==> flow/design.v (excerpt) <==
module milestone1 (
		input logic clock,                    
		input logic Resetn,
		input logic Enable,
		output	logic [17:0] SRAM_address,
		output 	logic [15:0] SRAM_write_data,
		output	logic SRAM_we_n,
		input		logic [15:0] SRAM_read_data,
		output   logic M1_end
);
logic SRAM_ready;
M1_state_type state;
logic [17:0] U_address; 
logic [17:0] V_address;
logic [17:0] Y_address;
logic [17:0] RGB_address;
logic [63:0] U_values;  
logic [63:0] V_values; 
logic [31:0] Y_values;  
logic [63:0] temp_U;  
logic [63:0] temp_V;  
logic [31:0] temp_prime;  
logic [7:0] Uprime_values;  
logic [7:0] Vprime_values;  
logic [31:0] RGB_values;  
logic [7:0] redo, rede, greeno, greene, blueo, bluee;  
logic [31:0] red_calc, green_calc, blue_calc;  
logic [31:0] Uprime_odd;  
logic [31:0] Vprime_odd;  
logic FC_check;  
logic [7:0] some_counter;  
logic [7:0] pic_end;  
logic [31:0] mult_op1, mult_op2, mult_op3, mult_op4, mult_op5, mult_op6, Mult_result1, Mult_result2, Mult_result3;  
logic [63:0] Mult_result1_long, Mult_result2_long, Mult_result3_long;  
always_ff @(posedge clock or negedge Resetn) begin
	if (~Resetn) begin
		state <= S_M1_IDLE;
		SRAM_address <= 18'h00000;
		SRAM_write_data <= 16'h0000;
		SRAM_we_n <= 1'b1;
		U_address <= 18'd38400; 
		V_address <= 18'd57600;
		Y_address <= 18'h00000;
		RGB_address <= 18'd146944;
		U_values <= 64'b000000;
		V_values <= 64'b000000;
		Y_values <= 32'b00000;
		Uprime_values <= 16'b0000;
		Vprime_values <= 16'b0000;
		Uprime_odd <= 32'b00000;
		Vprime_odd <= 32'b00000;
		RGB_values <= 48'b000000;
		M1_end <= 1'b0;
		some_counter <= 8'b000;
		pic_end <= 8'b000;
		temp_U <= 64'b000000;
		temp_V <= 64'b000000;
		FC_check <= 1'b0;
		end 
		else begin
			case(state)
			S_M1_IDLE: begin
				if (Enable == 1 && pic_end != 240) begin
					U_values <= 64'b000000;
					V_values <= 64'b000000;
					Y_values <= 32'b00000;
					SRAM_we_n <= 1'b1;
					Uprime_values <= 16'b0000;
					Vprime_values <= 16'b0000;
					Uprime_odd <= 32'b00000;
					Vprime_odd <= 32'b00000;
					RGB_values <= 48'b000000;
					some_counter <= 8'h000;
					temp_U <= 64'b000000;
					temp_V <= 64'b000000;
					SRAM_we_n <= 1;
					SRAM_address <= U_address;  
					U_address <= U_address + 1'h1;  
					FC_check <= 1'b0;
  ...
For scale: about 7300 cells after synthesis, about 480 flip-flops, ~55 I/O pins, about 66000 sq um of cells after synthesis.
Settings: LEC_CHECK=0, CAP_MARGIN=35, CELL_PAD_IN_SITES_DETAIL_PLACEMENT=2, CELL_PAD_IN_SITES_GLOBAL_PLACEMENT=1, CORE_ASPECT_RATIO=0.73, CORE_MARGIN=9, CORE_UTILIZATION=48, GPL_ROUTABILITY_DRIVEN=0, GPL_TIMING_DRIVEN=0, MIN_ROUTING_LAYER=met1, PLACE_DENSITY_LB_ADDON=0.23, SLEW_MARGIN=35; clock period 21.9 ns.
run.sh (not shown) runs the stock make flow with config.mk's settings and CLKGATE_MAP_FILE=.
The first run failed in global routing (5_1_grt) (GRT-0232).
Next try:
- ABC_AREA: unset -> 1
- CAP_MARGIN: 35 -> 20
- CELL_PAD_IN_SITES_DETAIL_PLACEMENT: 2 -> unset
- CELL_PAD_IN_SITES_GLOBAL_PLACEMENT: 1 -> unset
- CORE_ASPECT_RATIO: 0.73 -> unset
- CORE_MARGIN: 9 -> 2
- CORE_UTILIZATION: 48 -> 65
- GPL_ROUTABILITY_DRIVEN: 0 -> unset
- GPL_TIMING_DRIVEN: 0 -> unset
- MIN_ROUTING_LAYER: met1 -> unset
- PLACE_DENSITY_LB_ADDON: 0.23 -> unset
- SLEW_MARGIN: 35 -> 20
- clock period: 21.9 -> 17.1 ns (I/O delays scaled with it)
This time the run produced a clean layout.
Die area falls by a quarter to a third.
Area after synthesis rises by a few percent.
Synthesized cell count rises by about a fifth.
Next try:
- ABC_AREA: 1 -> unset
- clock period: 17.1 -> 13.3 ns (I/O delays scaled with it)
With this change the flow ran to the end with violations: setup timing.
Wire length rises by 6.8%.
Worst setup slack is worse by 3.3 ns.
Next try:
- ABC_AREA: unset -> 1
- CORE_UTILIZATION: 65 -> 61
- SETUP_SLACK_MARGIN: unset -> 0.58
- clock period: 13.3 -> 9.28 ns (I/O delays scaled with it)
The new run reached the layout checks and failed them: setup timing.
Final area went up by 16%.
Routed wire length goes up by 16%.
Setup slack is worse by 3.1 ns.
Critical path depth increases by 11.

---

Starting RTL as in the previous note.
Settings: LEC_CHECK=0, CAP_MARGIN=35, CORE_MARGIN=9, CORE_UTILIZATION=27, GPL_TIMING_DRIVEN=0, MIN_ROUTING_LAYER=met1, PLACE_DENSITY_LB_ADDON=0.25, SLEW_MARGIN=20; clock period 21.9 ns.
The starting point completed with no timing, DRC or antenna violations.
Rerun with:
Settings changed: CAP_MARGIN 35 to 20, CORE_MARGIN 9 to 2, CORE_UTILIZATION 27 to 70, GPL_TIMING_DRIVEN 0 to default, MIN_ROUTING_LAYER met1 to default, PLACE_DENSITY_LB_ADDON 0.25 to default, SETUP_SLACK_MARGIN from default to -0.64.
Clock period 21.9 ns to 9.62 ns, I/O delays scaled along.
The changed run stopped in global routing (5_1_grt) with GRT-0116; synthesized area stays the same; die size is lower by about 60%; synthesized cell count does not change.

---

milestone1 again, from the RTL that the note above started with.
Settings: LEC_CHECK=0, ABC_AREA=1, CAP_MARGIN=20, CORE_MARGIN=2, CORE_UTILIZATION=72, CTS_CLUSTER_DIAMETER=243, CTS_CLUSTER_SIZE=72, MAX_ROUTING_LAYER=met4, PLACE_DENSITY_LB_ADDON=0.01, SETUP_SLACK_MARGIN=3.29, SLEW_MARGIN=20; clock period 11.1 ns.
The starting point stopped in 5_1_grt on GRT-0232.
Next try:
- ABC_AREA: 1 -> not set
- CORE_UTILIZATION: 72 -> 58
- CTS_CLUSTER_DIAMETER: 243 -> not set
- CTS_CLUSTER_SIZE: 72 -> not set
- MAX_ROUTING_LAYER: met4 -> not set
- PLACE_DENSITY_LB_ADDON: 0.01 -> not set
- SETUP_SLACK_MARGIN: 3.29 -> 4.14
- clock period: 11.1 -> 14.4 ns (I/O delays scaled with it)
After rerunning:
- The new run produced a layout that fails on negative setup slack
- synthesized cell count fell by about 15%
- synthesized area fell by about 4%
- die size rose by 19%
Next try:
- ABC_AREA: not set -> 1
- CORE_UTILIZATION: 58 -> 70
- SETUP_SLACK_MARGIN: 4.14 -> not set
- clock period: 14.4 -> 15.1 ns (I/O delays scaled with it)
=> Now the flow ran to the end with violations: max-capacitance violations, max-slew violations, negative setup slack. Critical path depth drops by 4. Die size drops by 13%. Final area drops by about 3.4%. Sequential share of layout area climbs by 0.51 points. Final cell count climbs by about 8%.
Next try:
- CORE_UTILIZATION: 70 -> 65
- CTS_CLUSTER_DIAMETER: not set -> 206
- PLACE_DENSITY_LB_ADDON: not set -> 0.05
- TNS_END_PERCENT: not set -> 80
- clock period: 15.1 -> 12.0 ns (I/O delays scaled with it)
Outcome: The new run finished with negative setup slack left. Sequential share of layout area drops by 1.3 points. Wire length drops by 4.2%. Synthesized area stays the same. Synthesized cell count stays the same. Clock-buffer cell count climbs by 2. Worst hold slack improves by 0.027 ns. Non-clock buffer count climbs by 561.
Next try:
- ABC_AREA: 1 -> not set
- CORE_UTILIZATION: 65 -> 62
- CTS_CLUSTER_DIAMETER: 206 -> not set
- GPL_TIMING_DRIVEN: not set -> 0
- PLACE_DENSITY_LB_ADDON: 0.05 -> not set
- TNS_END_PERCENT: 80 -> not set
- clock period: 12.0 -> 20.0 ns (I/O delays scaled with it)
After rerunning:
- The new run passed the timing, design-rule and antenna checks
- critical path depth decreases by 6
- routed wire length decreases by 10%
- non-clock buffer count decreases by 683
- clock skew is about the same
- global-route usage decreases by 3.2 points
- core utilization decreases by 12 points
